red:
// arbiter_puf
module arbiter_puf #(parameter challenge_size = 8, response_width = 24)
					(input logic [challenge_size-1 : 0] challenge,
					input logic clk, reset,
					output logic [response_width-1 : 0] response);
logic [challenge_size-1 : 0] out_lfsr;
logic [31:0] out_muxchain;
logic temp_out_mux1, temp_out_mux2;
logic out_mux1, out_mux2, en;
logic [7:0] count;
logic temp_comp;
logic [response_width-1 : 0] temp_response;
lfsr #(challenge_size) lfsr1(.clk(clk), .en_lfsr(en), .reset(reset), .in_lfsr(challenge), .out_lfsr(out_lfsr));
logic [7:0] out_chain0, out_chain1;
chain c0 (.in(en), .clk(clk), .reset(reset), .challenge(out_lfsr), .out_chain(out_chain0));
chain c1 (.in(en), .clk(clk), .reset(reset), .challenge(out_lfsr), .out_chain(out_chain1));
assign out_muxchain[7:0] = out_chain0;
assign out_muxchain[15:8] = out_chain1;
assign out_muxchain[31:16] = '0;
mux16_1 m3(.in0(out_muxchain[0]), .in1(out_muxchain[1]), .in2(out_muxchain[2]), .in3(out_muxchain[3]), .in4(out_muxchain[4]), .in5(out_muxchain[5]), .in6(out_muxchain[6]), .in7(out_muxchain[7]), .in8(out_muxchain[8]), .in9(out_muxchain[9]), .in10(out_muxchain[10]), .in11(out_muxchain[11]), .in12(out_muxchain[12]), .in13(out_muxchain[13]), .in14(out_muxchain[14]), .in15(out_muxchain[15]), .se(out_lfsr[3:0]), .out(temp_out_mux1)); 
  ...
Size in the first run: ~15,000 cells after synthesis, ~3,800 flip-flops, ~0.19 mm² of cells after synthesis.
make LEC_CHECK=0 ABC_AREA=1 CAP_MARGIN=20 CELL_PAD_IN_SITES_DETAIL_PLACEMENT=1 CELL_PAD_IN_SITES_GLOBAL_PLACEMENT=1 CORE_MARGIN=6 CORE_UTILIZATION=37 CTS_CLUSTER_DIAMETER=27 CTS_CLUSTER_SIZE=44 GPL_ROUTABILITY_DRIVEN=0 GPL_TIMING_DRIVEN=0 PLACE_DENSITY=0.92 SLEW_MARGIN=0 TNS_END_PERCENT=30 finish   # period 8.0 ns
run.sh (not shown) runs the stock make flow with config.mk's settings and CLKGATE_MAP_FILE=.
Input-level comparison between blue and red:
- CORE_MARGIN changed from 6 to 2
- CORE_UTILIZATION changed from 37 to 59
- GPL_TIMING_DRIVEN removed (was 0)
- CELL_PAD_IN_SITES_DETAIL_PLACEMENT removed (was 1)
- PLACE_DENSITY removed (was 0.92)
- CTS_CLUSTER_SIZE removed (was 44)
- CTS_CLUSTER_DIAMETER changed from 27 to 30
Findings:
Synthesized area came out exactly the same in red and blue.
red has a higher number of filler cells placed in the layout than blue.
On blue: arrival time of data at the critical path endpoint is 3.97 ns lower than what red gave.
blue vs. red: initial antenna violation count lower; clock slew at the register clock pins of the worst setup and hold paths now sits at about the same level; global-route usage dropped 2.0 points; total power lower; met3 track demand over resource decreased by 0.95 points relative to the old numbers.
Re clock buffer count in the final layout: red was higher than blue.
Setup changes, blue to green
- removing CELL_PAD_IN_SITES_GLOBAL_PLACEMENT (formerly 1)
- changing SLEW_MARGIN from 0 to 20
- changing CORE_UTILIZATION from 59 to 72
- removing TNS_END_PERCENT (formerly 30)
- removing GPL_ROUTABILITY_DRIVEN (formerly 0)
- changing CTS_CLUSTER_DIAMETER from 30 to 227
- changing the clock period (ns, I/O delays scaled along) from 8.0 to 2.15
## What came out
- green did not stop at any stage, and its layout met the timing, design-rule and antenna checks.
- Power per cell area, blue and green: larger value in green
- Lower worst setup slack among blue and green: green
- Compared with blue, green shows number of cells in the finished layout apart from fillers that has gone down by a little under 10%.

* * *

Starting RTL as in the previous note.
Settings: LEC_CHECK=0, CAP_MARGIN=20, CORE_MARGIN=2, CORE_UTILIZATION=70, CTS_CLUSTER_SIZE=19, PLACE_DENSITY_LB_ADDON=0.01, SETUP_SLACK_MARGIN=0.88, SLEW_MARGIN=20; clock period 3.45 ns.
The starting point produced a clean layout.
Rerun with:
Settings changed: ABC_AREA set to 1, CORE_UTILIZATION 70 to 72, CTS_CLUSTER_SIZE 19 to unset, PLACE_DENSITY_LB_ADDON 0.01 to unset, SETUP_SLACK_MARGIN 0.88 to unset.
Clock period 3.45 ns to 5.48 ns, I/O delays scaled along.
Result:
- synthesized area is about the same
- worst hold slack gains 0.30 ns
- routed wire length grows by a few percent
- core utilization climbs by 2.1 points
- power drops by well over a third
- sequential cell count is unchanged
- cell area stays flat
- synthesized cell count came out higher by a few percent
- clock skew falls by 0.0045 ns
Rerun with:
Settings changed: ABC_AREA 1 to unset, PLACE_DENSITY_LB_ADDON set to 0.0, SETUP_SLACK_MARGIN set to 0.74.
Clock period 5.48 ns to 2.58 ns, I/O delays scaled along.
Effect: Non-clock buffer count goes up by 84. Utilization rose by 0.44 points. Power came out higher by 110%. Sequential cell count does not change. Cell count drops by 1.1%. Sequential power went up by 110%. Global-route usage stays flat. Worst setup slack got worse by 2.0 ns. Cell area increases by 0.47%. Via count goes down by 1.3%. Wire length decreases by 1.4%.
Rerun with:
Settings changed: PLACE_DENSITY set to 0.39, PLACE_DENSITY_LB_ADDON 0.0 to unset, SETUP_SLACK_MARGIN 0.74 to 0.4, TNS_END_PERCENT set to 10.
Clock period 2.58 ns to 2.2 ns, I/O delays scaled along.
=> Setup slack degrades by 0.36 ns. Worst hold slack degrades by 0.042 ns. Power came out higher by 16%. Sequential share of layout area is about the same. Via count hardly moves. Clock-buffer cell count came out higher by 1. Design area is about the same. Sequential power came out higher by 18%. Core utilization barely changes. Synthesized area is unchanged. Die area is unchanged.
Rerun with:
Settings changed: CORE_UTILIZATION 72 to 40, PLACE_DENSITY 0.39 to unset, SETUP_SLACK_MARGIN 0.4 to unset, TNS_END_PERCENT 10 to unset.
Clock period 2.2 ns to 3.86 ns, I/O delays scaled along.
Critical path depth does not change. Flip-flop count is unchanged. First-iteration DRC count came out lower by a few percent. Worst hold slack improves by 0.26 ns. Clock-buffer cell count climbs by 96. Total power came out lower by well over a third.

* * *

alpha:
arbiter_puf again, from the RTL that the note above started with.
## arbiter_puf
module arbiter_puf #(parameter challenge_size = 8, response_width = 24)
					(input logic [challenge_size-1 : 0] challenge,
					input logic clk, reset,
					output logic [response_width-1 : 0] response);
logic [challenge_size-1 : 0] out_lfsr;
logic [31:0] out_muxchain;
logic temp_out_mux1, temp_out_mux2;
logic out_mux1, out_mux2, en;
logic [7:0] count;
logic temp_comp;
logic [response_width-1 : 0] temp_response;
lfsr #(challenge_size) lfsr1(.clk(clk), .en_lfsr(en), .reset(reset), .in_lfsr(challenge), .out_lfsr(out_lfsr));
logic [7:0] out_chain0, out_chain1;
chain c0 (.in(en), .clk(clk), .reset(reset), .challenge(out_lfsr), .out_chain(out_chain0));
chain c1 (.in(en), .clk(clk), .reset(reset), .challenge(out_lfsr), .out_chain(out_chain1));
assign out_muxchain[7:0] = out_chain0;
assign out_muxchain[15:8] = out_chain1;
assign out_muxchain[31:16] = '0;
mux16_1 m3(.in0(out_muxchain[0]), .in1(out_muxchain[1]), .in2(out_muxchain[2]), .in3(out_muxchain[3]), .in4(out_muxchain[4]), .in5(out_muxchain[5]), .in6(out_muxchain[6]), .in7(out_muxchain[7]), .in8(out_muxchain[8]), .in9(out_muxchain[9]), .in10(out_muxchain[10]), .in11(out_muxchain[11]), .in12(out_muxchain[12]), .in13(out_muxchain[13]), .in14(out_muxchain[14]), .in15(out_muxchain[15]), .se(out_lfsr[3:0]), .out(temp_out_mux1)); 
mux16_1 m4(.in0(out_muxchain[16]), .in1(out_muxchain[17]), .in2(out_muxchain[18]), .in3(out_muxchain[19]), .in4(out_muxchain[20]), .in5(out_muxchain[21]), .in6(out_muxchain[22]), .in7(out_muxchain[23]), .in8(out_muxchain[24]), .in9(out_muxchain[25]), .in10(out_muxchain[26]), .in11(out_muxchain[27]), .in12(out_muxchain[28]), .in13(out_muxchain[29]), .in14(out_muxchain[30]), .in15(out_muxchain[31]), .se(out_lfsr[7:4]), .out(temp_out_mux2));
  ...
Settings: LEC_CHECK=0, CAP_MARGIN=35, CELL_PAD_IN_SITES_DETAIL_PLACEMENT=0, CELL_PAD_IN_SITES_GLOBAL_PLACEMENT=3, CORE_MARGIN=5, CORE_UTILIZATION=46, CTS_CLUSTER_SIZE=20, GPL_ROUTABILITY_DRIVEN=0, GPL_TIMING_DRIVEN=1, HOLD_SLACK_MARGIN=0.06, MAX_ROUTING_LAYER=met4, MIN_ROUTING_LAYER=met2, PLACE_DENSITY=0.73, SLEW_MARGIN=35; clock period 6.32 ns.
diff inputs: alpha => beta
Settings: CELL_PAD_IN_SITES_GLOBAL_PLACEMENT: 3 -> 0; SLEW_MARGIN: 35 -> 20; CORE_UTILIZATION: 46 -> 72; MAX_ROUTING_LAYER: met4 -> met5; PLACE_DENSITY: 0.73 -> unset; CTS_CLUSTER_SIZE: 20 -> 58; GPL_ROUTABILITY_DRIVEN: 0 -> unset; ABC_AREA: unset -> 1; HOLD_SLACK_MARGIN: 0.06 -> unset; MIN_ROUTING_LAYER: met2 -> met1; the clock period (ns, I/O delays scaled along): 6.32 -> 5.07.
==> results <==
Delta (beta minus alpha): routed via count has decreased, synthesized cell count has increased. In beta the period utilization turned out 12 points higher than in alpha. Across alpha and beta, none had a timing, DRC or antenna violation. Tally of non-filler cells in the final layout in beta vs alpha: down about 9%. Post-route standard cell area excluding fillers delta for beta relative to alpha: 0.0033 mm2 lower.
Setup changes, beta to gamma
Settings: changing CAP_MARGIN from 35 to 30; changing CTS_CLUSTER_SIZE from 58 to 70; removing ABC_AREA (formerly 1); changing CORE_MARGIN from 5 to 2; setting PLACE_DENSITY_LB_ADDON to 0.0 for the first time; setting SETUP_SLACK_MARGIN to 0.55 for the first time; changing SLEW_MARGIN from 20 to 40; changing the clock period (ns, I/O delays scaled along) from 5.07 to 2.15.
Diff beta -> gamma: number of design-rule violations left by the first detailed-router iteration has decreased; sequential fraction of the synthesis area has remained practically unchanged; area of the mapped netlist has remained practically unchanged; fill cell total of the finished layout has decreased.
The number of global-route vias before repair was comparable across gamma and beta.
Compared with beta, gamma shows a design area that is 0.0016 mm2 higher.
Global-route usage in gamma is 0.70 points above beta.
Setup WNS beta -> gamma: worse
Power and IR drop assume default switching activity.
